<file path="design/flow/config.mk">
export PLATFORM = sky130hd
export DESIGN_NAME = processor
export DESIGN_NICKNAME = processor
export VERILOG_FILES = /design/flow/design.v
export SDC_FILE = /design/flow/constraint.sdc
export NUM_CORES = 4
export LEC_CHECK = 0
export CAP_MARGIN = 20
export CORE_ASPECT_RATIO = 0.5
export CORE_MARGIN = 2
export CORE_UTILIZATION = 72
export CTS_CLUSTER_DIAMETER = 356
export CTS_CLUSTER_SIZE = 100
export PLACE_DENSITY = 0.36
export SETUP_SLACK_MARGIN = -0.56
export SLEW_MARGIN = 20
export TNS_END_PERCENT = 10
</file>
<file path="design/flow/constraint.sdc">
create_clock -name core_clock -period 5.63 [get_ports {clk}]
set_input_delay 1.1260 -clock core_clock [delete_from_list [all_inputs] [get_ports {clk}]]
set_output_delay 1.1260 -clock core_clock [all_outputs]
set_load 0.01 [all_outputs]
</file>
<file path="design/flow/design.v">
`timescale 1ns / 1ps
module processor(clk,rst,ld,kernel,o_img_re,o_img_addr,i_img_data,
                 o_out_we,o_out_addr,o_out_data,o_complete);
input clk,rst,ld;
input [143:0] kernel;
output o_img_re;
output [16:0] o_img_addr;
input [7:0] i_img_data;
output o_out_we;
output [15:0] o_out_addr;
output [7:0] o_out_data;
output o_complete;
wire pc_ctrl_sig;
wire [31:0] new_pc,o_pc,o_instr;
wire [36:0] WB_DATA;
wire wb_en;
wire [2:0] o_ctrl_alu;
wire o_bse,o_rd_ctrl,o_en;
wire [5:0] o_funct;
wire [4:0] o_shift_amt;
wire [31:0] o_a,o_b,o_b_ex,o_se,o_aluout_ex,o_mem_data,o_aluout_mem;
wire [4:0] o_rd,o_rd_ex,o_rd_mem;
wire [2:0] o_ctrl_mux,o_ctrl_mux_ex;
wire complete;
assign o_complete = complete;
IF    instruction_fetch(clk,rst,ld,kernel,new_pc,pc_ctrl_sig,o_pc,o_instr,complete);
ID    instruction_decode(clk,rst,ld,wb_en,WB_DATA[36:32],WB_DATA[31:0],o_pc,o_instr,o_ctrl_alu,o_bse,o_funct,o_shift_amt,o_a,o_b,o_se,o_rd,o_ctrl_mux,new_pc,pc_ctrl_sig);
EX    execute(clk,rst,ld,o_ctrl_alu,o_bse,o_funct,o_shift_amt,o_a,o_b,o_se,o_rd,o_ctrl_mux,o_ctrl_mux_ex,o_aluout_ex,o_b_ex,o_rd_ex);
ME    memory (clk,rst,ld,o_ctrl_mux_ex,o_aluout_ex,o_rd_ex,o_img_re,o_img_addr,i_img_data,o_rd_ctrl,o_en,o_mem_data,o_aluout_mem,o_rd_mem);
MW    mem_write(o_ctrl_mux_ex,o_aluout_ex,o_b_ex,complete,o_out_we,o_out_addr,o_out_data);
WB    wirte_back(o_rd_ctrl,o_en,o_mem_data,o_aluout_mem,o_rd_mem,WB_DATA,wb_en);
endmodule
`timescale 1ns / 1ps
module p_c(clk,rst,ld,run,ppc,npc);
input clk,rst,ld,run;
input [31:0] ppc;
output reg [31:0] npc;
always @(posedge clk) begin
        if(rst | ld)
            npc <= 0;
        else if(run)
            npc <= ppc;
end
endmodule
module IRAM(mul_1,mul_2,mul_3,mul_4,mul_5,mul_6,mul_7,mul_8,mul_9,pc,instr);
input [15:0] mul_1,mul_2,mul_3,mul_4,mul_5,mul_6,mul_7,mul_8,mul_9;
input [31:0] pc;
output reg [31:0] instr;
localparam AAD   = 6'b000001,
           AADI  = 6'b000010,
           MULI  = 6'b000011,
           SUBI  = 6'b000100,
           BEQ   = 6'b000101,
           JUMP  = 6'b000110,
           STORE = 6'b000111,
           LOAD  = 6'b001000,
           NOOP  = 6'b001001;
localparam REG_0  = 5'b00000,
           REG_1  = 5'b00001,
           REG_2  = 5'b00010,
           REG_3  = 5'b00011,
           REG_4  = 5'b00100,
           REG_5  = 5'b00101,
           REG_6  = 5'b00110,
           REG_7  = 5'b00111,
           REG_8  = 5'b01000,
           REG_9  = 5'b01001,
           REG_10 = 5'b01010,
           REG_11 = 5'b01011,
           REG_12 = 5'b01100,
           REG_13 = 5'b01101,
           REG_14 = 5'b01110,
           REG_15 = 5'b01111,
           REG_16 = 5'b10000,
           REG_17 = 5'b10001,
           REG_18 = 5'b10010,
           REG_19 = 5'b10011,
           REG_20 = 5'b10100,
           REG_21 = 5'b10101,
           REG_22 = 5'b10110,
           REG_23 = 5'b10111,
           REG_24 = 5'b11000,
           REG_25 = 5'b11001,
           REG_26 = 5'b11010,
           REG_27 = 5'b11011,
           REG_28 = 5'b11100,
           REG_29 = 5'b11101,
           REG_30 = 5'b11110,
           REG_31 = 5'b11111;
always @(*) begin
            instr = {NOOP,REG_0 ,REG_0 ,16'b0000_0000_0000_0000};
            case (pc[31:2])
                0 : instr = {AADI,REG_0,REG_1,16'b0000_0000_0000_0000};      
                1 : instr = {AADI,REG_0,REG_2,16'b0000_0000_0000_0000};      
                2 : instr = {AADI,REG_0,REG_3,16'b0000_0000_0000_0000};      
                3 : instr = {AADI,REG_0,REG_4,16'b0000_0000_0000_0000};      
                4 : instr = {AADI,REG_0,REG_5,16'b0000_0000_0000_0000};      
                5 : instr = {AADI,REG_0,REG_6,16'b0000_0000_0000_0000};      
                6 : instr = {AADI,REG_0,REG_7,16'b0000_0000_0000_0000};      
                7 : instr = {AADI,REG_0,REG_8,16'b0000_0000_0000_0000};      
                8 : instr = {AADI,REG_0,REG_9,16'b0000_0000_0000_0000};      
                9 : instr = {AADI,REG_0,REG_10,16'b0000_0000_0000_0000};      
               10 : instr = {AADI,REG_0,REG_25,16'b0000_0000_0000_0000};      
               11 : instr = {AADI,REG_0,REG_26,16'b0000_0001_0000_0000};      
               12 : instr = {AADI,REG_0,REG_27,16'b0000_0000_0000_0000};      
               13 : instr = {AADI,REG_0,REG_28,16'b0000_0000_0000_0000};      
               14 : instr = {AADI,REG_0,REG_29,16'b0000_0000_0000_0000};      
               15 : instr = {AADI,REG_0,REG_30,16'b0000_0000_0000_0000};      
               16 : instr = {AADI,REG_0,REG_31,16'b0000_0000_0000_0000};      
               17 : instr = {NOOP,REG_0 ,REG_0 ,16'b0000_0000_0000_0000};      
               18 : instr = {NOOP,REG_0 ,REG_0 ,16'b0000_0000_0000_0000};      
               19 : instr = {NOOP,REG_0 ,REG_0 ,16'b0000_0000_0000_0000};      
               20 : instr = {NOOP,REG_0 ,REG_0 ,16'b0000_0000_0000_0000};      
               21 : instr = {NOOP,REG_0 ,REG_0 ,16'b0000_0000_0000_0000};      
               22 : instr = {MULI,REG_30,REG_29,16'b0000_0001_0000_0010};      
               23 : instr = {NOOP,REG_0 ,REG_0 ,16'b0000_0000_0000_0000};      
               24 : instr = {NOOP,REG_0 ,REG_0 ,16'b0000_0000_0000_0000};      
               25 : instr = {NOOP,REG_0 ,REG_0 ,16'b0000_0000_0000_0000};      
               26 : instr = {NOOP,REG_0 ,REG_0 ,16'b0000_0000_0000_0000};      
               27 : instr = {NOOP,REG_0 ,REG_0 ,16'b0000_0000_0000_0000};      
               28 : instr = {AAD ,REG_29,REG_31,REG_29,5'b00000,6'b000000};    
               29 : instr = {NOOP,REG_0 ,REG_0 ,16'b0000_0000_0000_0000};      
               30 : instr = {NOOP,REG_0 ,REG_0 ,16'b0000_0000_0000_0000};      
               31 : instr = {NOOP,REG_0 ,REG_0 ,16'b0000_0000_0000_0000};      
               32 : instr = {NOOP,REG_0 ,REG_0 ,16'b0000_0000_0000_0000};      
               33 : instr = {NOOP,REG_0 ,REG_0 ,16'b0000_0000_0000_0000};      
               34 : instr = {AADI,REG_29,REG_28,16'b0000_0001_0000_0010};      
               35 : instr = {AADI,REG_29,REG_27,16'b0000_0010_0000_0100};      
               36 : instr = {LOAD,REG_29,REG_1,16'b0000_0000_0000_0000};       
               37 : instr = {LOAD,REG_29,REG_2,16'b0000_0000_0000_0001};       
               38 : instr = {LOAD,REG_29,REG_3,16'b0000_0000_0000_0010};       
               39 : instr = {LOAD,REG_28,REG_4,16'b0000_0000_0000_0000};       
               40 : instr = {LOAD,REG_28,REG_5,16'b0000_0000_0000_0001};       
               41 : instr = {LOAD,REG_28,REG_6,16'b0000_0000_0000_0010};       
               42 : instr = {LOAD,REG_27,REG_7,16'b0000_0000_0000_0000};       
               43 : instr = {LOAD,REG_27,REG_8,16'b0000_0000_0000_0001};       
               44 : instr = {LOAD,REG_27,REG_9,16'b0000_0000_0000_0010};       
               45 : instr = {MULI,REG_1 ,REG_1,mul_1};                         
               46 : instr = {MULI,REG_2 ,REG_2,mul_2};                         
               47 : instr = {MULI,REG_3 ,REG_3,mul_3};                         
               48 : instr = {MULI,REG_4 ,REG_4,mul_4};                         
               49 : instr = {MULI,REG_5 ,REG_5,mul_5};                         
               50 : instr = {MULI,REG_6 ,REG_6,mul_6};                         
               51 : instr = {MULI,REG_7 ,REG_7,mul_7};                         
               52 : instr = {MULI,REG_8 ,REG_8,mul_8};                         
               53 : instr = {MULI,REG_9 ,REG_9,mul_9};                         
               54 : instr = {AAD ,REG_1 ,REG_2 ,REG_2 ,5'b00000,6'b000000};    
               55 : instr = {AAD ,REG_3 ,REG_4 ,REG_4 ,5'b00000,6'b000000};    
               56 : instr = {AAD ,REG_5 ,REG_6 ,REG_6 ,5'b00000,6'b000000};    
               57 : instr = {AAD ,REG_7 ,REG_8 ,REG_8 ,5'b00000,6'b000000};    
               58 : instr = {NOOP,REG_0 ,REG_0 ,16'b0000_0000_0000_0000};      
               59 : instr = {AAD ,REG_2 ,REG_9 ,REG_2 ,5'b00000,6'b000000};    
               60 : instr = {AAD ,REG_4 ,REG_6 ,REG_4 ,5'b00000,6'b000000};    
               61 : instr = {NOOP,REG_0 ,REG_0 ,16'b0000_0000_0000_0000};      
               62 : instr = {NOOP,REG_0 ,REG_0 ,16'b0000_0000_0000_0000};      
               63 : instr = {NOOP,REG_0 ,REG_0 ,16'b0000_0000_0000_0000};      
               64 : instr = {AAD ,REG_2 ,REG_8 ,REG_2 ,5'b00000,6'b000000};    
               65 : instr = {NOOP,REG_0 ,REG_0 ,16'b0000_0000_0000_0000};      
               66 : instr = {NOOP,REG_0 ,REG_0 ,16'b0000_0000_0000_0000};      
               67 : instr = {NOOP,REG_0 ,REG_0 ,16'b0000_0000_0000_0000};      
               68 : instr = {NOOP,REG_0 ,REG_0 ,16'b0000_0000_0000_0000};      
               69 : instr = {AAD ,REG_4 ,REG_2 ,REG_10 ,5'b00000,6'b000000};    
               70 : instr = {AADI ,REG_31 ,REG_31,16'b0000_0000_0000_0001};    
               71 : instr = {NOOP,REG_0 ,REG_0 ,16'b0000_0000_0000_0000};      
               72 : instr = {NOOP,REG_0 ,REG_0 ,16'b0000_0000_0000_0000};      
               73 : instr = {NOOP,REG_0 ,REG_0 ,16'b0000_0000_0000_0000};      
               74 : instr = {STORE,REG_25,REG_10 ,16'b0000_0000_0000_0000};    
               75 : instr = {AADI ,REG_25 ,REG_25,16'b0000_0000_0000_0001};    
               76 : instr = {BEQ  ,REG_31 ,REG_26,16'b0000_0000_0000_0011};    
               77 : instr = {NOOP,REG_0 ,REG_0 ,16'b0000_0000_0000_0000};      
               78 : instr = {NOOP,REG_0 ,REG_0 ,16'b0000_0000_0000_0000};      
               79 : instr = {JUMP , 26'b00_0000_0000_0000_0000_0001_0101};  
               80 : instr = {NOOP,REG_0 ,REG_0 ,16'b0000_0000_0000_0000};      
               81 : instr = {AADI ,REG_0 ,REG_31 ,16'b0000_0000_0000_0000};    
               82 : instr = {AADI ,REG_30 ,REG_30,16'b0000_0000_0000_0001};    
               83 : instr = {NOOP,REG_0 ,REG_0 ,16'b0000_0000_0000_0000};      
               84 : instr = {NOOP,REG_0 ,REG_0 ,16'b0000_0000_0000_0000};      
               85 : instr = {NOOP,REG_0 ,REG_0 ,16'b0000_0000_0000_0000};      
               86 : instr = {NOOP,REG_0 ,REG_0 ,16'b0000_0000_0000_0000};      
               87 : instr = {BEQ  ,REG_30 ,REG_26,16'b0000_0000_0000_0011};    
               88 : instr = {NOOP,REG_0 ,REG_0 ,16'b0000_0000_0000_0000};      
               89 : instr = {JUMP , 26'b00_0000_0000_0000_0000_0001_0101};  
               90 : instr = {NOOP,REG_0 ,REG_0 ,16'b0000_0000_0000_0000};      
               91 : instr = {NOOP,REG_0 ,REG_0 ,16'b0000_0000_0000_0000};      
               default : instr = {NOOP,REG_0 ,REG_0 ,16'b0000_0000_0000_0000};
            endcase
end
endmodule
module inc_pc(ppc,npc);
input  [31:0] ppc;
output [31:0] npc;
assign npc = ppc + 4;
endmodule
module if_mux(c_sig,inc_pc,jump_addr,pc);
input c_sig;
input [31:0] inc_pc;
input [31:0] jump_addr;
output reg [31:0] pc;
always @(*) begin
       case(c_sig)
             0 : pc = inc_pc;
             1 : pc = jump_addr;
             default : pc = inc_pc;
       endcase
end
endmodule
module IF(clk,rst,ld,kernel,new_pc,pc_ctrl_sig,o_pc,o_instr,comp);
input clk,rst,ld;
input [143:0] kernel;
input [31:0] new_pc;
input pc_ctrl_sig;
output reg [31:0] o_pc,o_instr;
output comp;
localparam NOOP_INSTR = {6'b001001,26'b0};
wire [31:0] ppc,npc,incre_pc;
wire [31:0] instr;
reg complete;
reg run;
reg [15:0] k1,k2,k3,k4,k5,k6,k7,k8,k9;
assign comp = complete;
always @(posedge clk) begin
      if(ld) begin
          k1 <= kernel[15:0];
          k2 <= kernel[31:16];
          k3 <= kernel[47:32];
          k4 <= kernel[63:48];
          k5 <= kernel[79:64];
          k6 <= kernel[95:80];
          k7 <= kernel[111:96];
          k8 <= kernel[127:112];
          k9 <= kernel[143:128];
      end
end
wire at_end = (npc[31:2] == 92);
always @(posedge clk) begin
      if(rst) begin
          run <= 0;
          complete <= 0;
      end
      else if(ld) begin
          run <= 1;
          complete <= 0;
      end
      else if(run & at_end) begin
          run <= 0;
          complete <= 1;
      end
end
p_c    pc(clk,rst,ld,run & ~at_end,ppc,npc);
IRAM   iram(k1,k2,k3,k4,k5,k6,k7,k8,k9,npc,instr);
inc_pc increment_pc(npc,incre_pc);
if_mux IF_mucx(pc_ctrl_sig,incre_pc,new_pc,ppc);
always @(posedge clk) begin
      if(rst | ld) begin
          o_pc <= 0;
          o_instr <= NOOP_INSTR;
      end
      else begin
          o_pc <= incre_pc;
          o_instr <= (run & ~at_end) ? instr : NOOP_INSTR;
      end
end
endmodule
`timescale 1ns / 1ps
module control_unit(opcode,c_sig);
input [5:0] opcode;
output reg [10:0]c_sig;
always @(*) begin
       case(opcode)
           1 : c_sig = 11'b0_0_0_0_0_000_0_0_1;  
           2 : c_sig = 11'b0_1_0_0_1_001_0_0_1;  
           3 : c_sig = 11'b0_1_0_0_1_010_0_0_1;  
           4 : c_sig = 11'b0_1_0_0_1_011_0_0_1;  
           5 : c_sig = 11'b1_0_1_0_0_111_0_0_0;  
           6 : c_sig = 11'b1_0_0_1_0_111_0_0_0;  
           7 : c_sig = 11'b0_1_0_0_1_001_0_1_0;  
           8 : c_sig = 11'b0_1_0_0_1_001_1_0_1;  
           default : c_sig = 11'b0_0_0_0_0_111_0_0_0;  
       endcase
end
endmodule
module sign_extend(in_1,out);
input [15:0] in_1;
output reg [31:0] out;
wire s_bit = in_1[15];
always @(*) begin
       out = {s_bit,{16{1'b0}},in_1[14:0]};
end
endmodule
module branch_npc_add(in_1,in_2,out);
input [31:0] in_1,in_2;
output reg [31:0] out;
always @(*) begin
     if(in_1[31] == in_2[31]) begin
           out[30:0] =   in_1[30:0] + in_2[30:0];
           out[31] = in_1[31];
     end
     else begin
          if(in_1[30:0] > in_2[30:0]) begin
                out[30:0] =   in_1[30:0] - in_2[30:0];
                out[31] = in_1[31];
          end
          else begin
                out[30:0] =   in_2[30:0] - in_1[30:0];
                out[31] = in_2[31];
          end
     end
end
endmodule
module regbank(clk,rs,rt,we,rd,i_data,a,b,comp_sig);
input clk;
input [4:0] rs,rt,rd;
input we;
input [31:0] i_data;
output reg [31:0] a,b;
output comp_sig;
reg [31:0] regs [0:31];
function exists;
input [4:0] n;
begin
      exists = (n >= 1 && n <= 10) || (n >= 25);
end
endfunction
always @(posedge clk) begin
      if(we && exists(rd))
            regs[rd] <= i_data;
end
always @(*) begin
      if(!exists(rs))
            a = 0;
      else if(we && rd == rs)
            a = i_data;
      else
            a = regs[rs];
      if(!exists(rt))
            b = 0;
      else if(we && rd == rt)
            b = i_data;
      else
            b = regs[rt];
end
assign comp_sig = (a == b);
endmodule
module ID(clk,rst,ld,i_we,i_rd,wb,i_pc,i_instr,o_ctrl_alu,o_bse,o_funct,o_shift_amt,o_a,o_b,o_se,o_rd,o_ctrl_mux,new_pc,pc_ctrl_sig);
input clk,rst,ld;
input i_we;
input [4:0]  i_rd;
input [31:0] wb;
input [31:0] i_pc,i_instr;
output reg [2:0] o_ctrl_alu;
output reg o_bse;
output reg [5:0] o_funct;
output reg [4:0] o_shift_amt;
output reg [31:0] o_a,o_b,o_se;
output reg [4:0] o_rd;
output reg [2:0] o_ctrl_mux;
output [31:0] new_pc;
output pc_ctrl_sig;
wire [10:0] c_sig;
wire [31:0] a,b,se,npc_se,npc_branch;
wire [4:0] rd;
wire comp_sig;
control_unit      cu(i_instr[31:26],c_sig);
regbank           reg_bank(clk,i_instr[25:21],i_instr[20:16],i_we,i_rd,wb,a,b,comp_sig);
sign_extend       sig_ext(i_instr[15:0],se);
assign rd = c_sig[9] ?  i_instr[20:16] : i_instr[15:11];
branch_npc_add bna({i_instr[15],{14{1'b0}},i_instr[14:0],2'b00},i_pc[31:0],npc_se);
assign npc_branch = (c_sig[8]&comp_sig) ? npc_se : i_pc[31:0];
assign new_pc = c_sig[7] ? {i_pc[31:28],i_instr[25:0],2'b00} : npc_branch;
assign pc_ctrl_sig = c_sig[10];
always @(posedge clk) begin
    o_ctrl_alu <= c_sig[5:3];
    o_bse <= c_sig[6];
    o_funct <= i_instr[5:0];
    o_shift_amt <= i_instr[10:6];
    o_a <= a;
    o_b <= b;
    o_se <= se;
    o_rd <= rd;
    if(rst | ld)
        o_ctrl_mux <= 3'b000;
    else
        o_ctrl_mux <= {c_sig[2],c_sig[1],c_sig[0]};
end
endmodule
`timescale 1ns / 1ps
module ctrl_alu(c_sig,i_func,i_shift_amt,func,shift_amt);
input [2:0]c_sig;
input [5:0] i_func;
input [4:0] i_shift_amt;
output reg [5:0] func;
output reg [4:0] shift_amt;
always @(*) begin
     shift_amt = i_shift_amt;
     case(c_sig)
          0 : func = i_func;       
          1 : func = 6'b0;         
          2 : func = 6'b000011;    
          3 : func = 6'b000001;    
          default : func = 6'b0;
     endcase
end
endmodule
module alu(func,shiftamt,a,b,o_data);
input [5:0] func;
input [4:0] shiftamt;
input [31:0] a,b;
output reg [31:0] o_data;
always @(*) begin
              o_data = 0;
              case(func)
                   0 : begin
                        if(a[31] == b[31]) begin
                             o_data[30:0] =   a[30:0] + b[30:0];
                             o_data[31] = a[31];
                        end
                       else begin
                            if(a[30:0] > b[30:0]) begin
                                  o_data[30:0] =   a[30:0] - b[30:0];
                                  o_data[31] =     a[31];
                            end
                       else begin
                                  o_data[30:0] =   b[30:0] - a[30:0];
                                  o_data[31] = b[31];
                       end
                  end
                   end
                   1 : o_data = a - b;
                   3 : begin
                         o_data[31]  = a[31]^b[31];
                         o_data[30:0]= a[30:0] * b[30:0];
                   end
                   4 : o_data = b >> shiftamt;
                   5 : o_data = b << shiftamt;
                   6 : o_data = a >> shiftamt;
                   7 : o_data = a << shiftamt;
                   default : o_data = 0;
              endcase
end
endmodule
module EX(clk,rst,ld,i_c_sig,i_bse,i_funct,i_shift_amt,i_a,i_b,i_se,i_rd,i_ctrl_mux,o_ctrl_mux,o_aluout,o_b,o_rd);
input clk,rst,ld;
input [2:0] i_c_sig;
input i_bse;
input [5:0] i_funct;
input [4:0] i_shift_amt;
input [31:0] i_a,i_b,i_se;
input [4:0] i_rd;
input [2:0] i_ctrl_mux;
output reg [2:0]  o_ctrl_mux;
output reg [31:0] o_aluout,o_b;
output reg [4:0]  o_rd;
wire [5:0] func;
wire [4:0] shift_amt;
wire [31:0] b_se,aluout;
ctrl_alu control_alu(i_c_sig,i_funct,i_shift_amt,func,shift_amt);
alu      ALU(func,shift_amt,i_a,b_se,aluout);
assign b_se = i_bse ? i_se : i_b;
always @(posedge clk) begin
      o_aluout   <= aluout;
      o_b        <= i_b;
      o_rd       <= i_rd;
      if(rst | ld)
            o_ctrl_mux <= 3'b000;
      else
            o_ctrl_mux <= i_ctrl_mux;
end
endmodule
`timescale 1ns / 1ps
module ME(clk,rst,ld,i_ctrl_mux_ex,i_aluout_ex,i_rd_ex,o_img_re,o_img_addr,i_img_data,o_rd_ctrl,o_en,o_mem_data,o_aluout_mem,o_rd_mem);
input clk,rst,ld;
input [2:0]  i_ctrl_mux_ex;
input [31:0] i_aluout_ex;
input [4:0]  i_rd_ex;
output o_img_re;
output [16:0] o_img_addr;
input [7:0] i_img_data;
output reg o_rd_ctrl,o_en;
output reg [31:0] o_mem_data,o_aluout_mem;
output reg [4:0] o_rd_mem;
assign o_img_re   = (i_ctrl_mux_ex[2:1] == 2);
assign o_img_addr = i_aluout_ex[16:0];
always @(posedge clk) begin
       o_rd_ctrl <= i_ctrl_mux_ex[2];
       if(rst | ld)
             o_en <= 1'b0;
       else
             o_en <= i_ctrl_mux_ex[0];
       o_mem_data <= {24'b0,i_img_data};
       o_aluout_mem <= i_aluout_ex;
       o_rd_mem <= i_rd_ex;
end
endmodule
module MW(i_ctrl_mux_ex,i_aluout_ex,i_b_ex,complete,o_we,o_addr,o_data);
input [2:0]  i_ctrl_mux_ex;
input [31:0] i_aluout_ex,i_b_ex;
input complete;
output o_we;
output [15:0] o_addr;
output reg [7:0] o_data;
assign o_we   = (i_ctrl_mux_ex[2:1] == 1) & ~complete;
assign o_addr = i_aluout_ex[15:0];
always @(*) begin
          if(i_b_ex[31] == 1)
              o_data = 8'b00000000;
          else if(i_b_ex >= 255)
              o_data = 8'b11111111;
          else
              o_data = i_b_ex[7:0];
end
endmodule
`timescale 1ns / 1ps
module WB(i_rd_ctrl,i_en,i_mem_data,i_aluout_mem,i_rd_mem,WB_DATA,o_we);
input i_rd_ctrl,i_en;
input [31:0] i_mem_data,i_aluout_mem;
input [4:0] i_rd_mem;
output [36:0] WB_DATA;
output o_we;
wire [31:0] data = i_rd_ctrl ? i_mem_data : i_aluout_mem;
assign WB_DATA = {i_rd_mem,data};
assign o_we = i_en;
endmodule
</file>
<file path="design/flow/run.sh">
#!/bin/bash
# the make line also repeats each setting of config.mk as NAME=value (left out here)
make -C /OpenROAD-flow-scripts/flow DESIGN_CONFIG=/design/flow/config.mk WORK_HOME=/design/flow/orfs CLKGATE_MAP_FILE= finish
</file>
==> run summary, run 1 <==
Reports from this run.

- The synthesized instance count reads 7279.
- The dominant non-sequential cell family after synthesis reads multiplexers.
- The total number of H-tree levels is 1.
- The synthesized-area fraction occupied by ao, oa, aoi and oai cells is 0.1019.
- The average size of a mapped cell is 12.27 um2.
- According to the floorplan report, the die width is 502.0 um.
- The total of hold buffers inserted after clock tree synthesis is 0.
- The global placement routability congestion reads 1.141.
- The root buffer cell is clkbuf_16.
- By area the synthesized netlist is led by edfxtp_1 (38%), mux4_2 (12%), fa_1 (8.6%).
- The synthesis log from Yosys contains 14 warnings.
- Counting the buffers created by CTS gives 18.
- Counting flops with a built-in enable in the synthesized netlist gives 1144.
- The overall routing resource usage is 0.7389.
- Counting distinct cell types in the post-synthesis netlist gives 102.
- In the synthesized netlist, the cells that appear most often are edfxtp_1 (1144), nor2_1 (591), nand2_1 (546).
- The fraction of synthesis flops using an asynchronous set or reset pin is 0.
- The most area-hungry cell type in the Yosys netlist is edfxtp_1.
- The failing step reads global routing (5_1_grt).
- The cell-mix breakdown from Yosys lists the XOR/XNOR area share as 0.02040.
- The vertical die dimension is 253.0 um.
- The fraction of the mapped netlist area in adder cells reads 0.1230.
- The synthesized netlist occupies a cell area of 89290 um2.
- Input and output buffers added on the ports amount to 198.
- The share of synthesized area in the top cell type comes to 0.3848.
- The remaining global-route overflow reads 48.
- Of the total synthesized cell area, the portion taken by AND, OR, NAND and NOR gates is 0.08833.
- The share of the Yosys chip area taken by registers is 0.4549.
- After synthesis, the share of cell area in mux cells is 0.1621.
- The most used flip-flop cell after synthesis is edfxtp_1.
- The total I/O pin count is 199.
- The post-DP HPWL reads 274.8 mm.
- The buffer levels on the longest clock path is 3.
- The first error in the log reads "[ERROR GRT-0232] Routing congestion too high. Check the congestion heatmap in the GUI".
- The post-place setup slack is -2.238 ns.
- The chip occupies 127000 um2.
- In the synthesis report, Yosys lists the chip area as 89290 um2.
- The core utilization at floorplan is 0.7254.
- The total clock sinks is 1457.
- The post-synth register bit count is 1457.
- The row count is 91.
- The count of instantiated cells in the yosys netlist is 7279.
- The core footprint reads 123100 um2.
- The run stopped with a tool error.
- The most frequently used library cell after synthesis is edfxtp_1.
-- stage by stage --
step	utilization	cells	instance area [um2]	power [mW]
3_3_place_gp	0.8068	9820	99310	14.27
4_1_cts	0.8136	9857	100100	17.88
3_5_place_dp	0.8069	9820	99310	14.46
2_1_floorplan	-	7734	91540	13.44
-- timing repair --
item / 4_1_cts
pin swaps: 18
endpoints found under the setup margin: 23
setup buffers: 6
hold endpoints to repair: 0
gates cloned: 0
resized: 51
-- metal layers --
| metal | GRT usage | overflow |
|---|---|---|
| met1 | 0.7794 | 2 |
| met5 | 0.4831 | 0 |
| met4 | 0.5742 | 23 |
| met3 | 0.6447 | 5 |
| met2 | 0.8700 | 18 |
==> run 2, diff against run 1 <==
- ABC_AREA: default -> 1
- CAP_MARGIN: 20 -> 5
- CELL_PAD_IN_SITES_DETAIL_PLACEMENT: default -> 2
- CELL_PAD_IN_SITES_GLOBAL_PLACEMENT: default -> 2
- CORE_ASPECT_RATIO: 0.5 -> 1.47
- CORE_MARGIN: 2 -> 7
- CORE_UTILIZATION: 72 -> 40
- CTS_CLUSTER_DIAMETER: 356 -> default
- CTS_CLUSTER_SIZE: 100 -> default
- GPL_ROUTABILITY_DRIVEN: default -> 0
- GPL_TIMING_DRIVEN: default -> 0
- MAX_ROUTING_LAYER: default -> met4
- MIN_ROUTING_LAYER: default -> met2
- PLACE_DENSITY: 0.36 -> 0.87
- SETUP_SLACK_MARGIN: -0.56 -> 1.31
- TNS_END_PERCENT: 10 -> 5
- clock period: 5.63 -> 9.58 ns (I/O delays scaled with it)
==> run 2 against run 1 <==
Against the previous run:
- the flow again stops in global routing (5_1_grt)
- area after synthesis is 9.0% higher
- synthesized cell count increased by 67%
- die size is 100% higher
==> run summary, run 2 <==
Reports from this run.

- The run stopped with a tool error.
- The failing step is global routing (5_1_grt).
- The tool reported: "[ERROR GRT-0116] Global routing finished with congestion. Check the congestion regions in the DRC Viewer".
- The fraction of the mapped netlist area in adder cells reads 0.1129 (-0.01016).
- The post-synthesis instance area came to 97330 um2 (+9.0%).
- The core utilization at floorplan is 0.4023 (-0.3232).
- The basic-gate share of the synthesized area counting and, or, nand and nor cells is 0.2630 (+0.1746).
- The remaining global-route overflow is 13.60k.
- Yosys attributes the largest share of cell area to edfxtp_1 (36%), nand2_1 (14%), fa_1 (7.9%).
- The core footprint reads 242000 um2 (+97%).
- The flip-flop and latch count after synthesis reads 1481 (+1.6%).
- The quantity of I/O buffers inserted on ports reads 198 (unchanged).
- The fraction of synthesis flops using an asynchronous set or reset pin reads 0 (unchanged).
- The total I/O pin count came to 199 (unchanged).
- The x dimension of the die reads 420.8 um (-16%).
- The post-place setup slack is -0.9404 ns (+1.298 ns).
- The post-DP HPWL is 528.6 mm (+92%).
- Counting instances in the post-synthesis netlist gives the leading cell types as nand2_1 (3548), nand3_1 (1401), inv_1 (1182).
- The number of warning messages in the yosys log is 14 (unchanged).
- Across every metal layer, demand over resource in global routing totals 1.015.
- The most common cell in the netlist is nand2_1.
- The vertical die dimension was 612.1 um (+140%).
- The area share of the largest cell type after synthesis is 0.3604 (-0.02438).
- The total of hold buffers inserted after clock tree synthesis came to 0 (unchanged).
- The number of cells in the design after placement is 16.15k (+64%).
- The number of buffers added by the clock tree synthesis step reads 167 (+149).
- The most area-hungry cell type in the Yosys netlist is edfxtp_1.
- The count of instantiated cells in the yosys netlist reads 12.19k (+67%).
- The die area reads 257600 um2 (+100%).
- The row count came to 219 (+140%).
- The number of synthesized flops with an enable pin reads 1168 (+2.1%).
- The average size of a mapped cell is 7.984 um2 (-35%).
- The share of cell area taken by muxes after synthesis is 0.002263 (-0.1599).
- The most used flip-flop cell after synthesis reads edfxtp_1.
- The total clock sinks reads 1481 (+1.6%).
- The synthesized-area fraction occupied by xor and xnor cells came to 0.01665 (-0.003755).
- The dominant non-sequential cell family after synthesis reads simple AND/OR/NAND/NOR gates.
- The fraction of the yosys area taken by sequential cells is 0.4248 (-0.03018).
- The yosys synthesis chip area is 97330 um2 (+9.0%).
- The buffer levels on the longest clock path is 4 (+1).
- The synthesized-area fraction occupied by ao, oa, aoi and oai cells reads 0.09849 (-0.003404).
- The synthesized instance count reads 12.19k (+67%).
- Looking at the clock tree report, the root buffer type is clkbuf_16.
- The total number of H-tree levels is 4 (+3).
- The count of unique library cells instantiated by Yosys is 66 (-35%).
==> run 2: repair_timing <==
action / in CTS
resized: 192
setup endpoints to repair: 21
pin swaps: 3
buffers inserted: 19
==> run 2: stage by stage <==
stage	cell area [um2]	TNS [ns]
floorplan	99120	0
global placement	105100	-5.079
detailed placement	107100	-5.410
CTS	113200	0
==> run 2: per-layer routing <==
metal / global-route usage / overflow
met1: - / -
met2: 1.017 / 5148
met3: 1.068 / 6432
met4: 0.9317 / 2016
met5: - / -
==> run 3, diff against run 2 <==
- CAP_MARGIN: 5 -> 0
- CELL_PAD_IN_SITES_DETAIL_PLACEMENT: 2 -> default
- CELL_PAD_IN_SITES_GLOBAL_PLACEMENT: 2 -> 1
- CORE_ASPECT_RATIO: 1.47 -> default
- CORE_MARGIN: 7 -> 5
- CORE_UTILIZATION: 40 -> 19
- CTS_CLUSTER_DIAMETER: default -> 310
- CTS_CLUSTER_SIZE: default -> 36
- GPL_ROUTABILITY_DRIVEN: 0 -> 1
- HOLD_SLACK_MARGIN: default -> 0.21
- PLACE_DENSITY: 0.87 -> default
- SETUP_SLACK_MARGIN: 1.31 -> -0.3
- SLEW_MARGIN: 20 -> 15
- TNS_END_PERCENT: 5 -> 60
- clock period: 9.58 -> 7.13 ns (I/O delays scaled with it)
==> run 3 against run 2 <==
Against the previous run:
- the run again fails in global routing (5_1_grt)
- area after synthesis stayed put
- synthesized cell count stayed put
- die size is 100% higher
==> run summary, run 3 <==
Reports from this run.

- The number of synthesized flops with an enable pin is 1168 (unchanged).
- The post-synthesis instance area is 97330 um2 (unchanged).
- The core utilization at floorplan was 0.1909 (-0.2113).
- The fraction of synthesis flops using an asynchronous set or reset pin reads 0 (unchanged).
- The post-place instance area reads 114900 um2 (+7.3%).
- The die area is 526700 um2 (+100%).
- The total number of H-tree levels is 2 (-2).
- The overall routing resource usage is 0.6626.
- The count of unique library cells instantiated by Yosys reads 66 (unchanged).
- The share of cell area taken by muxes after synthesis is 0.002263 (unchanged).
- The total of hold buffers inserted after clock tree synthesis reads 0 (unchanged).
- Counting instances in the post-synthesis netlist gives the leading cell types as nand2_1 (3548), nand3_1 (1401), inv_1 (1182).
- The post-DP HPWL reads 762.1 mm (+44%).
- The run stopped with a tool error.
- Of all cell types, the one taking the most synthesized area is edfxtp_1.
- The fraction of the mapped netlist area in adder cells is 0.1129 (unchanged).
- The total clock sinks was 1481 (unchanged).
- The flip-flop and latch count after synthesis came to 1481 (unchanged).
- The remaining global-route overflow reads 830.
- The x dimension of the die is 725.7 um (+72%).
- The row count is 262 (+20%).
- The vertical die dimension is 725.7 um (+19%).
- The synthesis run identifies the leading combinational cell family as simple AND/OR/NAND/NOR gates.
- The number of warning messages in the yosys log came to 14 (unchanged).
- The average size of a mapped cell is 7.984 um2 (unchanged).
- The tool reported: "[ERROR GRT-0116] Global routing finished with congestion. Check the congestion regions in the DRC Viewer".
- The synthesized instance count is 12.19k (unchanged).
- The fraction of the yosys area taken by sequential cells reads 0.4248 (unchanged).
- The count of instantiated cells in the yosys netlist is 12.19k (unchanged).
- The quantity of I/O buffers inserted on ports came to 198 (unchanged).
- After synthesis, the cell types taking the most area are edfxtp_1 (36%), nand2_1 (14%), fa_1 (7.9%).
- The synthesized-area fraction occupied by ao, oa, aoi and oai cells is 0.09849 (unchanged).
- The root buffer cell is clkbuf_16.
- The failing step reads global routing (5_1_grt).
- The basic-gate share of the synthesized area counting and, or, nand and nor cells reads 0.2630 (unchanged).
- Per the gpl log, the routability congestion estimate is 1.179.
- The synthesized-area fraction occupied by xor and xnor cells was 0.01665 (unchanged).
- The most common cell in the netlist is nand2_1.
- The yosys synthesis chip area reads 97330 um2 (unchanged).
- The total I/O pin count reads 199 (unchanged).
- The area share of the largest cell type after synthesis reads 0.3604 (unchanged).
- The number of buffers added by the clock tree synthesis step was 47 (-72%).
- The buffer levels on the longest clock path reads 3 (-1).
- The core footprint reads 509800 um2 (+110%).
- The most used flip-flop cell after synthesis reads edfxtp_1.
- The post-place setup slack was -3.814 ns (-2.874 ns).
-- run 3: repair_timing --
item | CTS
endpoints found under the hold margin | 0
gates resized | 355
setup buffers | 116
cloned | 2
pin swaps | 43
endpoints found under the setup margin | 61
-- run 3: metrics by stage --
step                      power [mW]  TNS (ns)  utilization  hold WS (ns)  cells
after global placement         12.36  -1422.77       0.2149        0.3118  19599
after detailed placement       12.39    -83.93       0.2254        0.3136  19817
after floorplan                10.88         0            -        0.3096  12669
after CTS                      17.17    -10.16       0.2326        0.3102  19999
-- run 3: routing by layer --
metal / GRT overflow / track usage
met1: - / -
met2: 11 / 0.7094
met3: 810 / 0.8206
met4: 9 / 0.3039
met5: - / -
==> run 4, diff against run 3 <==
- ABC_AREA: 1 -> default
- CAP_MARGIN: 0 -> 20
- CELL_PAD_IN_SITES_GLOBAL_PLACEMENT: 1 -> default
- CORE_MARGIN: 5 -> 2
- CORE_UTILIZATION: 19 -> 63
- CTS_CLUSTER_DIAMETER: 310 -> default
- CTS_CLUSTER_SIZE: 36 -> 42
- GPL_ROUTABILITY_DRIVEN: 1 -> default
- GPL_TIMING_DRIVEN: 0 -> 1
- HOLD_SLACK_MARGIN: 0.21 -> 0.28
- MAX_ROUTING_LAYER: met4 -> met5
- MIN_ROUTING_LAYER: met2 -> default
- SETUP_SLACK_MARGIN: -0.3 -> default
- SLEW_MARGIN: 15 -> 20
- TNS_END_PERCENT: 60 -> 75
- clock period: 7.13 -> 5.96 ns (I/O delays scaled with it)
==> run 4 against run 3 <==
Against the previous run:
- die size fell by 73%
- the layout now fails its checks (setup timing)
- synthesized cell count fell by 40%
- area after synthesis fell by 8.3%
==> run summary, run 4 <==
Implementation numbers.

- The buffer levels on the longest clock path is 3 (unchanged).
- The synthesized-area fraction occupied by xor and xnor cells reads 0.02040 (+0.003755).
- The critical path depth in cells reads 29.
- The number of warning messages in the yosys log came to 14 (unchanged).
- The highest attainable clock frequency reads 0.1344 GHz.
- The synthesized instance count is 7279 (-40%).
- The core utilization at floorplan reads 0.6329 (+0.4420).
- The tool flagged a number of max-cap violations equal to 0.
- Per the run report, area growth between synthesis and finish was 19.07%.
- The row count is 138 (-47%).
- The most common cell in the netlist is edfxtp_1.
- The via density per instance is 7.092.
- The delay of the slowest critical-path stage reads 0.58 ns.
- The reported net switching power is 5.763 mW.
- The total power of the final layout reads 23.52 mW.
- In the finished design, the share of the clock period the worst path needs comes to 1.248.
- The area share of the largest cell type after synthesis reads 0.3848 (+0.02438).
- The synthesized-area fraction occupied by ao, oa, aoi and oai cells reads 0.1019 (+0.003404).
- The end of the worst hold path reads instruction_decode.o_ctrl_alu[2].
- The total clock sinks is 1457 (-1.6%).
- The number of global-route vias before repair was 74.02k.
- On the final layout, the worst hold slack is 0.3077 ns.
- The number of synthesized flops with an enable pin is 1144 (-2.1%).
- The post-place instance area reads 99650 um2 (-13%).
- Detailed-route iteration 0 reported a violation count of 12.27k.
- The number of nets in the finished design is 9134.
- The switching part of the total power is 0.2450.
- The core footprint is 141100 um2 (-72%).
- The synthesis run shows the most used standard cells to be edfxtp_1 (1144), nor2_1 (591), nand2_1 (546).
- The total I/O pin count is 199 (unchanged).
- In this run the register-to-register setup slack is -1.48 ns.
- Setup repair after global routing could not meet its margin everywhere.
- The number of buffers added by the clock tree synthesis step is 149 (+220%).
- Nets still carrying antenna violations after routing amount to 0.
- The routed length per placed instance reads 34.25 um.
- The clock latency at the later pin of the worst-skew pair is 0.85 ns.
- STA classifies the critical path startpoint as a flop.
- The clock group share of total power is 0.423.
- The largest individual stage delay along the critical path comes from the cell fa_1.
- The routed wire length is 355.4 mm.
- The final standard cell area without fillers is 106300 um2.
- The overall routing resource usage reads 0.4885.
- The script extracted a total leakage power of 40.48 nW.
- The post-DP HPWL is 244.9 mm (-68%).
- The clock network power reported by the tool is 9.96 mW.
- The TritonCTS clock tree reads done.
- Per the layout report, the design carries 8638 filler cells.
- The final non-filler cell total is 10.38k.
- The transition time at the pin with the least slew margin is 1.360 ns.
- The worst reg2reg path endpoint is execute.o_aluout[26].
- The critical path endpoint category reads a flop.
- The final count of negative-setup-slack endpoints reads 24.
- The post-route worst setup slack reads -1.479 ns.
- The CTS clock-pin slew for the worst setup and hold paths is 0.06 ns.
- The startpoint of the most critical register-to-register path is instruction_decode.o_bse.
- The tally of OpenROAD warnings is 126.
- The run finished, with violations left.
- The global placement routability congestion came to 1.070 (-9.2%).
- The most used flip-flop cell after synthesis is edfxtp_1.
- The count of final max-slew check failures reads 0.
- The flip-flop and latch count after synthesis came to 1457 (-1.6%).
- The DRC violation count after routing is 0.
- The sequential logic power reads 11.6 mW.
- The vertical die dimension reads 380.5 um (-48%).
- By area, the combinational part of the netlist is dominated by multiplexers.
- Per the synthesis report, the dominant area consumer among library cells is edfxtp_1.
- Detailed routing inserted a total of 73.58k vias.
- The post-synthesis instance area reads 89290 um2 (-8.3%).
- The post-place setup slack came to -1.911 ns (+1.903 ns).
- The remaining max-slew budget at the tightest pin reads 0.09231.
- The tightest min-delay check is of the flop to flop type.
- The remaining global-route overflow reads 0.
- The quantity of I/O buffers inserted on ports reads 198 (unchanged).
- The category of the most critical setup path reads flop to flop.
- Counting endpoints that fail hold in the final report gives 0.
- The pin count of the biggest net entering global routing is 80.
- Looking at the clock tree report, the root buffer type is clkbuf_16.
- The total combinational power reads 1.92 mW.
- Per the post-run analysis, buffers plus inverters along the critical path come to 7.
- The highest ir drop seen on vdd reads 0.0003118 V.
- The combinational group share of total power is 0.082.
- The internal power is 17.76 mW.
- The die area was 144800 um2 (-73%).
- The basic-gate share of the synthesized area counting and, or, nand and nor cells was 0.08833 (-0.1746).
- The count of unique library cells instantiated by Yosys reads 102 (+55%).
- The count of instantiated cells in the yosys netlist came to 7279 (-40%).
- The fraction of synthesis flops using an asynchronous set or reset pin is 0 (unchanged).
- Per the timing report, the biggest fanout along the worst path comes to 7.
- STA puts the critical path data required time at 6.60 ns.
- The total number of H-tree levels reads 4 (+2).
- The first global-routing pass estimated 507.7 mm of wire.
- The share of cell area taken by muxes after synthesis came to 0.1621 (+0.1599).
- The power share of the sequential group reads 0.495.
- The layout checks failed on setup timing.
- The total power density per cell area reads 221.2 nW/um2.
- The highest-power group reads registers.
- The number of cells in the design after placement is 10.03k (-49%).
- The worst hold path depth reads 0.
- The category of cells accounting for the largest share of critical-path delay reads adder cells.
- The fraction of the yosys area taken by sequential cells is 0.4549 (+0.03018).
- The average size of a mapped cell came to 12.27 um2 (+54%).
- The origin of the worst min-delay path is instruction_decode.c_sig[5].
- The number of antenna violations at the first check in global routing reads 26.
- The fraction of the mapped netlist area in adder cells is 0.1230 (+0.01016).
- The arrival time at the worst endpoint reads 8.08 ns.
- Yosys attributes the largest share of cell area to edfxtp_1 (38%), mux4_2 (12%), fa_1 (8.6%).
- The cell that appears most often on the critical path is fa_1.
- Before antenna repair, the detailed router went through 14 iterations.
- The final timing report derives a shortest allowable period of 7.439 ns.
- The clock arrives with 0.08166 ns of skew.
- The worst setup path endpoint reads execute.o_aluout[26].
- The yosys synthesis chip area came to 89290 um2 (-8.3%).
- The critical path starts at instruction_decode.o_bse.
- The report puts the cell count of the worst reg-to-reg path at 29.
- The x dimension of the die is 380.5 um (-48%).
==> run 4: what timing repair did <==
action / in CTS / in global routing
pin swaps: 87 / 46
hold endpoints to repair: 0 / 0
setup buffers: 31 / 15
endpoints found under the setup margin: 24 / 26
cloned: 2 / 0
resized: 175 / 44
hold buffers: 0 / 0
==> run 4: layer usage <==
layer	part of all wire	track usage	vias to the layer above
met4	0.087	0.3291	18
met3	0.15	0.1913	1983
met2	0.43	0.7140	7032
met1	0.33	0.6017	35763
li1	-	-	28779
met5	0.00056	0.002976	-
==> run 4: through the flow <==
step | TNS [ns] | utilization
after floorplan | -8.001 | -
after global placement | -23.10 | 0.7063
after detailed placement | -24.97 | 0.7064
after CTS | -18.46 | 0.7512
after global routing | -27.00 | 0.7532
final | -24.01 | 0.7536
==> run 4: layout make-up <==
class                           count  area, um2  share of cell area
Antenna cell                       27      67.56           0.0006355
Clock buffer                      184       4005             0.03767
Clock inverter                     93       1172             0.01103
Inverter                          517       1981             0.01863
Multi-Input combinational cell   5253      47630              0.4480
Sequential cell                  1457      40660              0.3825
Tap cell                         1890       2365             0.02224
Timing Repair Buffer              954       8426             0.07925
==> run 5, diff against run 4 <==
- CELL_PAD_IN_SITES_DETAIL_PLACEMENT: default -> 1
- CELL_PAD_IN_SITES_GLOBAL_PLACEMENT: default -> 0
- CORE_UTILIZATION: 63 -> 45
- CTS_CLUSTER_SIZE: 42 -> default
- GPL_ROUTABILITY_DRIVEN: default -> 0
- GPL_TIMING_DRIVEN: 1 -> default
- HOLD_SLACK_MARGIN: 0.28 -> default
- PLACE_DENSITY_LB_ADDON: default -> 0.23
- TNS_END_PERCENT: 75 -> 50
- clock period: 5.96 -> 7.26 ns (I/O delays scaled with it)
==> run 5 against run 4 <==
Against the previous run:
- the layout still fails its checks (setup timing)
- maximum frequency down 1.9%
- routed wire length up 0.22%
- worst setup slack improved by 1.2 ns
- register-to-register slack better by 1.2 ns
- critical path type unchanged
- final cell count up 4.4%
- die size grew 40%
- sequential share of layout area grew 0.90 points
- clock-buffer cell count increased by 33
- largest power group unchanged
- global-route usage is 14 points lower
- first-iteration DRC count fell by 22%
- area after synthesis unchanged
==> run summary, run 5 <==
Implementation numbers.

- Looking at hold timing, the worst path starts from instruction_decode.o_b[24].
- The cell family contributing the most delay on the critical path is adder cells.
- Grouping non-sequential cells by family puts the most area in multiplexers.
- The worst min-delay path category reads flop to flop.
- The number of warning messages in the yosys log reads 14 (unchanged).
- The row count reads 163 (+18%).
- The power share of the sequential group reads 0.498 (+0.003).
- The total combinational power is 1.44 mW (-25%).
- The end of the worst hold path is execute.o_b[24].
- The final non-filler cell total is 10.83k (+4.4%).
- The core utilization at floorplan is 0.4527 (-0.1802).
- From synthesis to final layout, the design area changed by 16.32%.
- The via count was 70.42k (-4.3%).
- The remaining global-route overflow reads 0 (unchanged).
- The count of final max-slew check failures is 0 (unchanged).
- The share of cell area taken by muxes after synthesis was 0.1621 (unchanged).
- The basic-gate share of the synthesized area counting and, or, nand and nor cells is 0.08833 (unchanged).
- The total power density per cell area is 184.1 nW/um2 (-17%).
- The number of global-route vias before repair is 73.80k (-0.29%).
- The vertical die dimension was 449.4 um (+18%).
- The clock latency at the later pin of the worst-skew pair is 0.87 ns (+0.02 ns).
- The final standard cell area without fillers came to 103900 um2 (-2.3%).
- The number of buffers and inverters on the critical path reads 8 (+1).
- The source of the critical timing path is instruction_decode.o_bse.
- The synthesis stats list as the most numerous cell edfxtp_1.
- The buffer levels on the longest clock path is 3 (unchanged).
- The synthesized-area fraction occupied by ao, oa, aoi and oai cells reads 0.1019 (unchanged).
- The core footprint reads 197200 um2 (+40%).
- For the worst reg-to-reg path, the startpoint reported by OpenROAD is instruction_decode.o_bse.
- The number of nets in the finished design was 8846 (-3.2%).
- The arrival time at the worst endpoint is 8.22 ns (+0.14 ns).
- The CTS clock-pin slew for the worst setup and hold paths is 0.08 ns (+0.02 ns).
- The yosys synthesis chip area reads 89290 um2 (unchanged).
- The worst setup path endpoint reads execute.o_aluout[30].
- The number of antenna violations at the first check in global routing is 28 (+7.7%).
- The synthesized-area fraction occupied by xor and xnor cells is 0.02040 (unchanged).
- The data required time of the critical path is 7.90 ns (+1.30 ns).
- The total number of H-tree levels is 4 (unchanged).
- The die area came to 202000 um2 (+40%).
- The critical path in this run is classified as flop to flop.
- The routed wire length reads 356.2 mm (+0.22%).
- The worst hold path depth was 0 (unchanged).
- The worst reg2reg path endpoint reads execute.o_aluout[30].
- The time the worst path needs with I/O delays and setup is 7.580 ns (+0.1416 ns).
- The remaining max-slew budget at the tightest pin reads 0.1496 (+0.05732).
- The via density per instance reads 6.502 (-8.3%).
- The fraction of the mapped netlist area in adder cells came to 0.1230 (unchanged).
- The transition time at the pin with the least slew margin reads 1.268 ns (-0.09216 ns).
- The fraction of synthesis flops using an asynchronous set or reset pin is 0 (unchanged).
- The number of violations of the max-capacitance limit is 0 (unchanged).
- The total clock sinks reads 1457 (unchanged).
- The count of instantiated cells in the yosys netlist is 7279 (unchanged).
- The violation tally from detailed-route iteration zero is 9593 (-22%).
- The quantity of I/O buffers inserted on ports is 198 (unchanged).
- The final count of negative-setup-slack endpoints came to 10 (-58%).
- The combinational group share of total power is 0.075 (-0.007).
- The fraction of the yosys area taken by sequential cells is 0.4549 (unchanged).
- The sequential logic power is 9.53 mW (-18%).
- The post-synthesis instance area reads 89290 um2 (unchanged).
- The total of hold buffers inserted after clock tree synthesis came to 0 (unchanged).
- The clock group share of total power reads 0.426 (+0.003).
- The total I/O pin count reads 199 (unchanged).
- The most used flip-flop cell after synthesis reads edfxtp_1.
- The overall routing resource usage is 0.3482 (-0.1403).
- The area share of the largest cell type after synthesis was 0.3848 (unchanged).
- The number of failing hold endpoints at the final stage is 0 (unchanged).
- The worst setup path is launched from a flop.
- The total power of the final layout is 19.12 mW (-19%).
- The post-place instance area is 97900 um2 (-1.8%).
- The violated checks flagged are setup timing.
- The delay of the slowest critical-path stage was 0.54 ns (-0.04 ns).
- By area the synthesized netlist is led by edfxtp_1 (38%), mux4_2 (12%), fa_1 (8.6%).
- The largest part of the power goes to registers.
- The post-DP HPWL is 253.4 mm (+3.5%).
- The worst reg2reg path depth is 27 (-6.9%).
- The internal power was 14.44 mW (-19%).
- The pin count of the biggest net entering global routing reads 109 (+36%).
- The highest attainable clock frequency is 0.1319 GHz (-1.9%).
- The average size of a mapped cell is 12.27 um2 (unchanged).
- The share of the clock period used by the worst path after layout reads 1.044 (-0.2040).
- The total clock network power is 8.15 mW (-18%).
- The slack of the worst reg-to-reg path is -0.32 ns (+1.16 ns).
- The synthesized instance count reads 7279 (unchanged).
- The commonest cells after synthesis are edfxtp_1 (1144), nor2_1 (591), nand2_1 (546).
- The run finished, with violations left.
- The number of cells in the design after placement reads 10.51k (+4.8%).
- The first-pass GRT wire length is 515.1 mm (+1.5%).
- The highest ir drop seen on vdd is 0.0002973 V (-4.7%).
- The routed length per placed instance came to 32.89 um (-4.0%).
- The detailed-router iteration count before antenna repair reads 7 (-7).
- The switching part of the total power is 0.2444 (-0.0006063).
- The setup skew after layout reads 0.05238 ns (-0.02928 ns).
- The x dimension of the die reads 449.4 um (+18%).
- The critical path depth in cells reads 27 (-6.9%).
- The critical-path maximum fanout reads 16 (+9).
- The critical path endpoint category is a flop.
- The tree is rooted in a clkbuf_16.
- The cell that appears most often on the critical path is xnor2_1.
- The flip-flop and latch count after synthesis is 1457 (unchanged).
- The post-route worst setup slack is -0.3204 ns (+1.158 ns).
- The number of synthesized flops with an enable pin reads 1144 (unchanged).
- The tally of OpenROAD warnings is 125 (-0.79%).
- The count of unique library cells instantiated by Yosys was 102 (unchanged).
- The static power due to leakage is 38.87 nW (-4.0%).
- The slowest stage of the critical path belongs to the cell fa_1.
- The TritonCTS clock tree reads done.
- The count of antenna-violating nets left after detailed routing reads 0 (unchanged).
- The most area-hungry cell type in the Yosys netlist reads edfxtp_1.
- The reported net switching power reads 4.673 mW (-19%).
- Setup repair after global routing could not meet its margin everywhere.
- The DRC violation count after routing is 0 (unchanged).
- The number of buffers added by the clock tree synthesis step is 158 (+6.0%).
## run 5: what timing repair did
action                     CTS  global route
buffers inserted            18             0
gates cloned                 0             0
pin swaps                   61            53
setup endpoints to repair   15            17
resized                    109            49
## run 5: per-stage QoR
stage	hold WS [ns]	TNS [ns]	util	setup WS, ns
after CTS	0.3289	-0.1966	0.5257	-0.07651
after global routing	0.3284	-3.319	0.5265	-0.4397
after floorplan	0.3096	0	-	0.004791
final	0.3225	-1.235	0.5266	-0.3204
after detailed placement	0.3138	-3.982	0.4964	-0.6108
after global placement	0.3122	-1.957	0.4963	-0.3922
## run 5: final cells by class
| class | instances | area [um2] |
|---|---|---|
| fill | 20322 | 93360 |
| multi-input combinational | 5253 | 46930 |
| sequential | 1457 | 40660 |
| timing repair buffer | 657 | 5824 |
| clock buffer | 217 | 4442 |
| tap | 2640 | 3303 |
| inverter | 517 | 1943 |
| clock inverter | 77 | 729.5 |
| antenna | 12 | 30.03 |
## run 5: metal layers
layer  GRT usage  routed length, um  vias up
li1            -                  -    28156
met1      0.4310             126300    35787
met2      0.5244             156700     4925
met3      0.1046              42980     1531
met4      0.2393              30040       20
met5           0                135        -
==> run 6, diff against run 5 <==
- CELL_PAD_IN_SITES_DETAIL_PLACEMENT: 1 -> default
- CELL_PAD_IN_SITES_GLOBAL_PLACEMENT: 0 -> default
- CORE_UTILIZATION: 45 -> 62
- GPL_ROUTABILITY_DRIVEN: 0 -> default
- MAX_ROUTING_LAYER: met5 -> default
- PLACE_DENSITY_LB_ADDON: 0.23 -> default
- TNS_END_PERCENT: 50 -> default
- clock period: 7.26 -> 6.33 ns (I/O delays scaled with it)
==> run 6 against run 5 <==
Against the previous run:
- still fails the layout checks on setup timing
- maximum frequency increased by 3.7%
- via count increased by 2.7%
- synthesized cell count is the same
- routed wire length down 1.4%
- global-route usage is 13 points higher
- area after synthesis stayed put
- clock power grew 13%
- combinational power up 24%
- worst setup slack worse by 0.66 ns
- clock skew is 0.017 ns higher
==> run summary, run 6 <==
Implementation numbers.

- The pin count of the biggest net entering global routing reads 103 (-5.5%).
- The startpoint of the most critical register-to-register path reads instruction_decode.o_bse.
- The final standard cell utilization of the core is 0.7368 (+0.2101).
- The die area reads 147100 um2 (-27%).
- The via density per instance came to 6.998 (+7.6%).
- The time the worst path needs with I/O delays and setup reads 7.307 ns (-0.2731 ns).
- The total power of the final layout reads 21.92 mW (+15%).
- The post-route worst setup slack is -0.9773 ns (-0.6569 ns).
- The fraction of synthesis flops using an asynchronous set or reset pin is 0 (unchanged).
- The launch point of the worst min-delay path is recorded as execute.o_rd[2].
- The clock latency at the later pin of the worst-skew pair is 0.85 ns (-0.02 ns).
- The yosys synthesis chip area is 89290 um2 (unchanged).
- The dominant non-sequential cell family after synthesis reads multiplexers.
- The detailed-router iteration count before antenna repair came to 10 (+3).
- The internal power is 16.56 mW (+15%).
- The number of buffers added by the clock tree synthesis step came to 148 (-6.3%).
- The delay of the slowest critical-path stage was 0.54 ns (about the same).
- The tally of OpenROAD warnings was 130 (+4.0%).
- The most used flip-flop cell after synthesis reads edfxtp_1.
- The post-synthesis instance area is 89290 um2 (unchanged).
- The switching part of the total power was 0.2445 (about the same).
- The number of buffers and inverters on the critical path reads 5 (-3).
- The number of violations of the max-capacitance limit reads 0 (unchanged).
- The post-DP HPWL was 245.5 mm (-3.1%).
- The run finished, with violations left.
- The share of cell area taken by muxes after synthesis is 0.1621 (unchanged).
- The highest ir drop seen on vdd reads 0.0003014 V (+1.4%).
- The area share of the largest cell type after synthesis came to 0.3848 (unchanged).
- The combinational group share of total power reads 0.082 (+0.007).
- The violation tally from detailed-route iteration zero is 12.19k (+27%).
- The setup skew after layout was 0.06891 ns (+0.01653 ns).
- The fraction of the yosys area taken by sequential cells reads 0.4549 (unchanged).
- The worst hold path depth reads 0 (unchanged).
- The count of unique library cells instantiated by Yosys is 102 (unchanged).
- The cell that appears most often on the critical path is fa_1.
- The area growth from synthesis to final layout is 18.25%.
- The number of antenna violations at the first check in global routing reads 18 (-36%).
- The total of hold buffers inserted after clock tree synthesis reads 0 (unchanged).
- The synthesized instance count reads 7279 (unchanged).
- Setup repair after global routing could not meet its margin everywhere.
- The data required time of the critical path is 7.04 ns (-0.86 ns).
- The tree is rooted in a clkbuf_16.
- The core footprint is 143300 um2 (-27%).
- According to the timing report, the critical path is launched from instruction_decode.o_bse.
- The number of global-route vias before repair is 72.44k (-1.8%).
- The post-place instance area reads 99070 um2 (+1.2%).
- The DRC violation count after routing is 0 (unchanged).
- The via count reads 72.31k (+2.7%).
- The aggregate negative setup slack was -14.10 ns (-12.86 ns).
- The post-place setup slack is -1.194 ns (-0.5828 ns).
- The overall routing resource usage came to 0.4755 (+0.1273).
- The total number of H-tree levels is 4 (unchanged).
- The CTS clock-pin slew for the worst setup and hold paths is 0.06 ns (-0.02 ns).
- The critical path's slowest stage uses the library cell fa_1.
- The worst setup path is launched from a flop.
- The static power due to leakage reads 40.27 nW (+3.6%).
- The worst reg2reg path endpoint is execute.o_aluout[28].
- The count of instantiated cells in the yosys netlist was 7279 (unchanged).
- Yosys attributes the largest share of cell area to edfxtp_1 (38%), mux4_2 (12%), fa_1 (8.6%).
- The synthesized-area fraction occupied by xor and xnor cells reads 0.02040 (unchanged).
- By instance count, the leading cell after synthesis is edfxtp_1.
- The synthesis run shows the most used standard cells to be edfxtp_1 (1144), nor2_1 (591), nand2_1 (546).
- The critical-path maximum fanout was 5 (-11).
- The layout filler cell count was 9117 (-55%).
- The worst setup path is captured at a flop.
- STA shows the worst min-delay path finishing at memory.o_rd_mem[2].
- The total clock sinks was 1457 (unchanged).
- The core utilization at floorplan is 0.6230 (+0.1703).
- The x dimension of the die is 383.5 um (-15%).
- The total combinational power reads 1.79 mW (+24%).
- The highest attainable clock frequency came to 0.1368 GHz (+3.7%).
- The number of failing hold endpoints at the final stage is 0 (unchanged).
- The remaining global-route overflow reads 0 (unchanged).
- The flip-flop and latch count after synthesis reads 1457 (unchanged).
- The number of cells in the design after placement is 9985 (-5.0%).
- The vertical die dimension reads 383.5 um (-15%).
- The transition time at the pin with the least slew margin reads 1.140 ns (-0.1280 ns).
- The total power density per cell area came to 207.6 nW/um2 (+13%).
- The critical path depth in cells reads 27 (unchanged).
- The count of antenna-violating nets left after detailed routing is 0 (unchanged).
- The category of the most critical setup path is flop to flop.
- The average size of a mapped cell is 12.27 um2 (unchanged).
- The global placement routability congestion is 1.053.
- The arrival time at the worst endpoint is 8.02 ns (-0.20 ns).
- The total clock network power was 9.18 mW (+13%).
- The number of warning messages in the yosys log reads 14 (unchanged).
- The total I/O pin count reads 199 (unchanged).
- The fraction of the mapped netlist area in adder cells is 0.1230 (unchanged).
- The highest-power group reads registers.
- The first-pass GRT wire length reads 499.3 mm (-3.1%).
- The most area-hungry cell type in the Yosys netlist reads edfxtp_1.
- The power share of the sequential group was 0.500 (+0.002).
- The TritonCTS clock tree reads done.
- The synthesized-area fraction occupied by ao, oa, aoi and oai cells was 0.1019 (unchanged).
- The share of the clock period used by the worst path after layout is 1.154 (+0.1103).
- The final non-filler cell total is 10.33k (-4.6%).
- The routed length per placed instance reads 33.99 um (+3.4%).
- The remaining max-slew budget at the tightest pin was 0.2372 (+0.08761).
- The number of nets in the finished design is 9098 (+2.8%).
- The row count reads 139 (-15%).
- The sequential logic power reads 11.0 mW (+20%).
- The minimum hold slack reads 0.3248 ns (+0.002303 ns).
- The worst min-delay path category reads flop to flop.
- The count of final max-slew check failures reads 0 (unchanged).
- The most critical setup path has its endpoint at execute.o_aluout[28].
- The clock group share of total power is 0.419 (-0.007).
- The routed wire length came to 351.2 mm (-1.4%).
- The number of synthesized flops with an enable pin is 1144 (unchanged).
- The slack of the worst reg-to-reg path reads -0.98 ns (-0.66 ns).
- The basic-gate share of the synthesized area counting and, or, nand and nor cells is 0.08833 (unchanged).
- The reported net switching power is 5.359 mW (+15%).
- The checks that failed: setup timing.
- The quantity of I/O buffers inserted on ports is 198 (unchanged).
- The final count of negative-setup-slack endpoints reads 20 (+10).
- The category of cells accounting for the largest share of critical-path delay is adder cells.
- The final standard cell area without fillers came to 105600 um2 (+1.7%).
- The buffer levels on the longest clock path reads 3 (unchanged).
- The worst reg2reg path depth is 27 (unchanged).
## run 6: what timing repair did
item / 4_1_cts / 5_1_grt
gates resized: 103 / 97
buffers inserted: 44 / 22
pin swaps: 59 / 66
endpoints found under the setup margin: 22 / 22
cloned: 2 / 1
## run 6: cell type report
class	count	area, um2	share of cell area
Sequential cell	1457	40660	0.3851
Clock buffer	184	3900	0.03694
Antenna cell	12	30.03	0.0002844
Timing Repair Buffer	918	8097	0.07668
Tap cell	1903	2381	0.02255
Clock inverter	88	1164	0.01102
Inverter	517	1977	0.01872
Multi-Input combinational cell	5254	47370	0.4487
## run 6: layer usage
layer | up-vias | track usage | routed length (um)
li1 | 28667 | - | -
met3 | 1700 | 0.1685 | 52650
met4 | 24 | 0.3001 | 28440
met2 | 6620 | 0.7030 | 152500
met1 | 35303 | 0.5992 | 117400
met5 | - | 0 | 190
Power and IR drop assume default switching activity.
